==> v22: inputs <==
==> flow/design.v <==
`default_nettype none
`timescale 1ns / 1ps
module mul #(
    WIDTH=25,   
    FBITS=20    
    )(
    input wire signed [WIDTH-1:0] a,    
    input wire signed [WIDTH-1:0] b,    
    output reg signed [WIDTH-1:0] val   
    );
    localparam IBITS = WIDTH - FBITS;     
    localparam MSB = 2*WIDTH - IBITS - 1;  
    localparam LSB = WIDTH - IBITS;        
    localparam HALF = {1'b1, {FBITS-1{1'b0}}}; 
    reg sig_diff;   
    reg signed [WIDTH-1:0] a1, b1;   
    reg signed [WIDTH-1:0] prod_t;   
    reg signed [2*WIDTH-1:0] prod;   
    reg [FBITS-1:0] rbits;           
    reg round;   
    reg even;    
    reg signed [WIDTH-1:0] u_result;    
    always @(*) begin
        sig_diff = a[WIDTH-1] ^ b[WIDTH-1];
        a1 = a[WIDTH-1] ? -a : a;    
        b1 = b[WIDTH-1] ? -b : b;    
        prod = a1 * b1;  
        prod_t = prod[MSB:LSB];  
        rbits  = prod[FBITS-1:0];  
        round  = prod[FBITS-1];    
        even  = ~prod[FBITS];      
         u_result = (round && !(even && rbits == HALF)) ? prod_t + 25'b1 : prod_t;  
         val = sig_diff ? -u_result : u_result;
        end
endmodule
`timescale 1ns / 1ps
 module random(
  output wire [31:0] out,
  input wire clk,  
  input wire reset,
  input wire request        
  ); 
  parameter [31:0] mod = 32'b1000_0000_0000_0000_0000_0000_0000_0000;  
  parameter [31:0] a = 32'd22695477;    
  parameter [31:0] c = 32'b1;            
  reg [31:0] temp;              
  reg [63:0] temp1;             
  reg [31:0] temp2;             
  reg [31:0] temp_out;          
  reg [1:0] state;              
always @(posedge clk) begin
        if(state == 2'b00)
            temp1 <= temp * a + c;   
        else if(state == 2'b01)
            temp2 <= temp1 % mod;    
end
always @(posedge clk or posedge reset) begin
        if (reset) begin
            temp <= 32'd13;
            state <= 2'b00;
            temp_out <= 32'd0;
        end
        else begin
            if(state == 2'b00) begin 
                state <= 2'b01;
            end
            else if(state == 2'b01) begin
                state <= 2'b10;
            end
            else begin
                temp <= temp2;         
                if(request) 
                    state <= 2'b00;    
            end
            if (request)
                temp_out <= temp2;
        end
end
assign out = temp_out;
 endmodule
`default_nettype none
`timescale 1ns / 1ps
module barnsley #(
    FP_WIDTH=25,    
    FP_INT=5       
    ) (
    input  wire clk,                                     
    input wire reset,                                    
    output wire [19:0] iter_max,                          
    input wire iter_change,                              
    output reg done,                                     
    output wire complete,                                
    output reg signed [FP_WIDTH-1:0] xn,                 
    output reg signed [FP_WIDTH-1:0] yn
    );
    reg signed [FP_WIDTH-1:0] mul_a_1, mul_b_1, mul_a_2, mul_b_2;
    wire signed [FP_WIDTH-1:0] mul_val_1, mul_val_2;
    mul #(.WIDTH(FP_WIDTH), .FBITS(FP_WIDTH - FP_INT)) mul_inst_0 (
        /*verilator lint_on PINCONNECTEMPTY*/
        .a(mul_a_1),
        .b(mul_b_1),
        .val(mul_val_1)
    );
    mul #(.WIDTH(FP_WIDTH), .FBITS(FP_WIDTH - FP_INT)) mul_inst_1 (
        /*verilator lint_on PINCONNECTEMPTY*/
        .a(mul_a_2),
        .b(mul_b_2),
        .val(mul_val_2)
    );
    wire [31:0] random_out;
    random random_inst(.out(random_out), .clk(clk), .reset(reset), .request(done) );
    reg [19:0] n;
    reg signed [FP_WIDTH-1:0] x;
    reg signed [FP_WIDTH-1:0] y;
    reg [3:0] state;  
    reg [19:0] iter_value;
    reg iter_reg;
    wire iter_button;
    always @(posedge clk) 
    begin
        iter_reg <= iter_change;
    end
    assign iter_button = iter_change & ~iter_reg;
    localparam signed [FP_WIDTH-1:0] FP_0_16 = 25'b0000000101000111101011100;  
    localparam signed [FP_WIDTH-1:0] FP_0_15 = 25'b0000000100110011001100110;  
    localparam signed [FP_WIDTH-1:0] NFP_0_15 = 25'b1111111011001100110011010;  
    localparam signed [FP_WIDTH-1:0] FP_0_85 = 25'b0000011011001100110011001;  
    localparam signed [FP_WIDTH-1:0] FP_0_04 = 25'b0000000001010001111010111;   
    localparam signed [FP_WIDTH-1:0] NFP_0_04 = 25'b1111110011001100110011010;  
    localparam signed [FP_WIDTH-1:0] FP_0_2  = 25'b0000000110011001100110011;   
    localparam signed [FP_WIDTH-1:0] FP_0_23 = 25'b0000000111010111000010100;  
    localparam signed [FP_WIDTH-1:0] FP_0_22 = 25'b0000000111000010100011110;  
    localparam signed [FP_WIDTH-1:0] FP_0_24 = 25'b0000000111101011100001010;  
    localparam signed [FP_WIDTH-1:0] FP_0_26 = 25'b0000001000010100011110101;  
    localparam signed [FP_WIDTH-1:0] NFP_0_26 = 25'b1111110111101011100001011; 
    localparam signed [FP_WIDTH-1:0] FP_0_28 = 25'b0000001000111101011100001;  
    localparam signed [FP_WIDTH-1:0] FP_1_5  = 25'b0000110000000000000000000;  
    assign complete = (n >= iter_value);
    always @(posedge clk or posedge reset) 
    begin
        if (reset) 
            begin
                x <= 0;  y <= 0;
                xn <= 0; yn <= 0;
                n <= 0;  done <= 0;
                state <= 0;
                iter_value <= 1000;
            end
        else if (iter_button) 
            begin
                done <= 0;
                if (iter_value < 10000)
                    iter_value <= iter_value + 3000; 
            end
        else if (complete)
            done <= 0;
        else
            begin
                case (state)
                    4'b0000: 
                    begin
                        done <= 0;
                        state <= 4'b0001;
                    end
                    4'b0001: 
                    begin
                        done <= 0;
                        if (random_out < 32'd21474836)
                                xn <= 0;
                        else if (random_out < 32'd1846835936)
                            begin 
                                mul_a_1 <= x;
                                mul_b_1 <= FP_0_85;  
                                mul_a_2 <= y;
                                mul_b_2 <= FP_0_04;  
                            end
                        else if (random_out < 32'd1997159792)
                            begin 
                                mul_a_1 <= x;
                                mul_b_1 <= FP_0_2;  
                                mul_a_2 <= y;
                                mul_b_2 <= (FP_0_26);  
                            end
                        else 
                            begin
                                mul_a_1 <= x;
                                mul_b_1 <= (FP_0_15);  
                                mul_a_2 <= y;
                                mul_b_2 <= FP_0_28;  
                            end
                        state <= 4'b0010;
                    end
                    4'b0010: 
                    begin
                        done <= 0;
                        if (random_out < 32'd21474836)
                                xn <= 0;
                        else if (random_out < 32'd1846835936)
                            begin
                                xn <= mul_val_1 + mul_val_2; 
                            end
                        else if (random_out < 32'd1997159792)
                            begin 
                                xn <= mul_val_1 - mul_val_2; 
                            end
                        else 
                            begin
                                xn <= -mul_val_1 + mul_val_2;
                            end
                        state <= 4'b0011;
                    end
                    4'b0011: 
                    begin
                        done <= 0;
                        if (random_out < 32'd21474836)
                            begin
                                mul_a_1 <= FP_0_16;  
                                mul_b_1 <= y; 
                            end
                        else if (random_out < 32'd1846835936)
                            begin 
                                mul_a_1 <= x;
                                mul_b_1 <= (FP_0_04);  
                                mul_a_2 <= y;
                                mul_b_2 <= FP_0_85;  
                            end
                        else if (random_out < 32'd1997159792)
                            begin 
                                mul_a_1 <= x;
                                mul_b_1 <= FP_0_23;  
                                mul_a_2 <= y;
                                mul_b_2 <= FP_0_22;  
                            end
                        else 
                            begin
                                mul_a_1 <= x;
                                mul_b_1 <= FP_0_26;  
                                mul_a_2 <= y;
                                mul_b_2 <= FP_0_24;  
                            end
                        state <= 4'b0100;
                    end 
                    4'b0100: 
                    begin
                        done <= 0;
                        if (random_out < 32'd21474836)
                            begin
                                yn <= mul_val_1;
                            end
                        else if (random_out < 32'd1846835936) 
                            begin 
                                yn <= -mul_val_1 + mul_val_2 + FP_1_5;
                            end
                        else if (random_out < 32'd1997159792)
                            begin 
                                yn <= mul_val_1 + mul_val_2 + FP_1_5;
                            end
                        else 
                            begin
                                yn <= mul_val_1 + mul_val_2;
                            end
                        state <= 4'b0101;
                    end                     
                    4'b0101:
                    begin
                        x <= xn;
                        y <= yn;
                        n <= n + 1;
                        done <= 1;
                        state <= 4'b0000;
                    end
                endcase
            end
    end
    assign iter_max = iter_value;
endmodule
==> flow/run.sh <==
#!/bin/bash
# the make line also repeats each setting of config.mk as NAME=value (left out here)
make -C /OpenROAD-flow-scripts/flow DESIGN_CONFIG=/design/flow/config.mk WORK_HOME=/design/flow/orfs CLKGATE_MAP_FILE= finish
==> flow/config.mk <==
export PLATFORM = sky130hd
export DESIGN_NAME = barnsley
export DESIGN_NICKNAME = barnsley
export VERILOG_FILES = /design/flow/design.v
export SDC_FILE = /design/flow/constraint.sdc
export NUM_CORES = 4
export LEC_CHECK = 0
export CAP_MARGIN = 20
export CORE_MARGIN = 2
export CORE_UTILIZATION = 40
export SLEW_MARGIN = 20
==> flow/constraint.sdc <==
create_clock -name core_clock -period 14.8 [get_ports {clk}]
set_input_delay 2.9600 -clock core_clock [delete_from_list [all_inputs] [get_ports {clk}]]
set_output_delay 2.9600 -clock core_clock [all_outputs]
set_load 0.01 [all_outputs]
==> v25: changes against v22 <==
- ABC_AREA: default -> 1
- CORE_UTILIZATION: 40 -> 72
- CTS_CLUSTER_SIZE: default -> 99
- PLACE_DENSITY: default -> 0.36
- TNS_END_PERCENT: default -> 10
==> flow/constraint.sdc (replaced) <==
create_clock -name core_clock -period 9.61 [get_ports {clk}]
set_input_delay 1.9220 -clock core_clock [delete_from_list [all_inputs] [get_ports {clk}]]
set_output_delay 1.9220 -clock core_clock [all_outputs]
set_load 0.01 [all_outputs]
==> v37: changes against v22 <==
- CELL_PAD_IN_SITES_GLOBAL_PLACEMENT: default -> 3
- CORE_MARGIN: 2 -> 5
- CORE_UTILIZATION: 40 -> 57
- CTS_CLUSTER_SIZE: default -> 71
- SETUP_SLACK_MARGIN: default -> 1.9
==> flow/constraint.sdc (replaced) <==
create_clock -name core_clock -period 15.0 [get_ports {clk}]
set_input_delay 3.0000 -clock core_clock [delete_from_list [all_inputs] [get_ports {clk}]]
set_output_delay 3.0000 -clock core_clock [all_outputs]
set_load 0.01 [all_outputs]
==> qor summary <==
Cell resize tally after clock tree synthesis: v22 3; v25 474; v37 -
Fa+ha+maj area frac: v22 46.6%; v25 44.4%; v37 46.6%
Placed cell count: v22 9793; v25 12101; v37 -
Core outline area: v22 0.172 mm²; v25 0.100 mm²; v37 0.121 mm²
Count of hold-fix buffers inserted at cts: v22 0; v25 0; v37 -
Cell count after synthesis: v22 7469; v25 9329; v37 7469
Post-detailed-placement cell area: v22 0.0739 mm²; v25 0.0873 mm²; v37 -
Synth Area in XOR/XNOR: v22 5.18%; v25 3.19%; v37 5.18%
Die height: v22 421 µm; v25 322 µm; v37 359 µm
Placement Rows: v22 152; v25 116; v37 128
Final weighted congestion in routability-driven placement: v22 0.966; v25 1.10; v37 -
Fraction of the yosys area taken by sequential cells: v22 14.0%; v25 13.4%; v37 14.0%
Outcome: v22 timing/DRC/antenna clean; v25 did not finish; v37 did not finish
Failing step: v22 -; v25 5_1_grt; v37 3_1_place_gp_skip_io
Die X: v22 421 µm; v25 322 µm; v37 359 µm
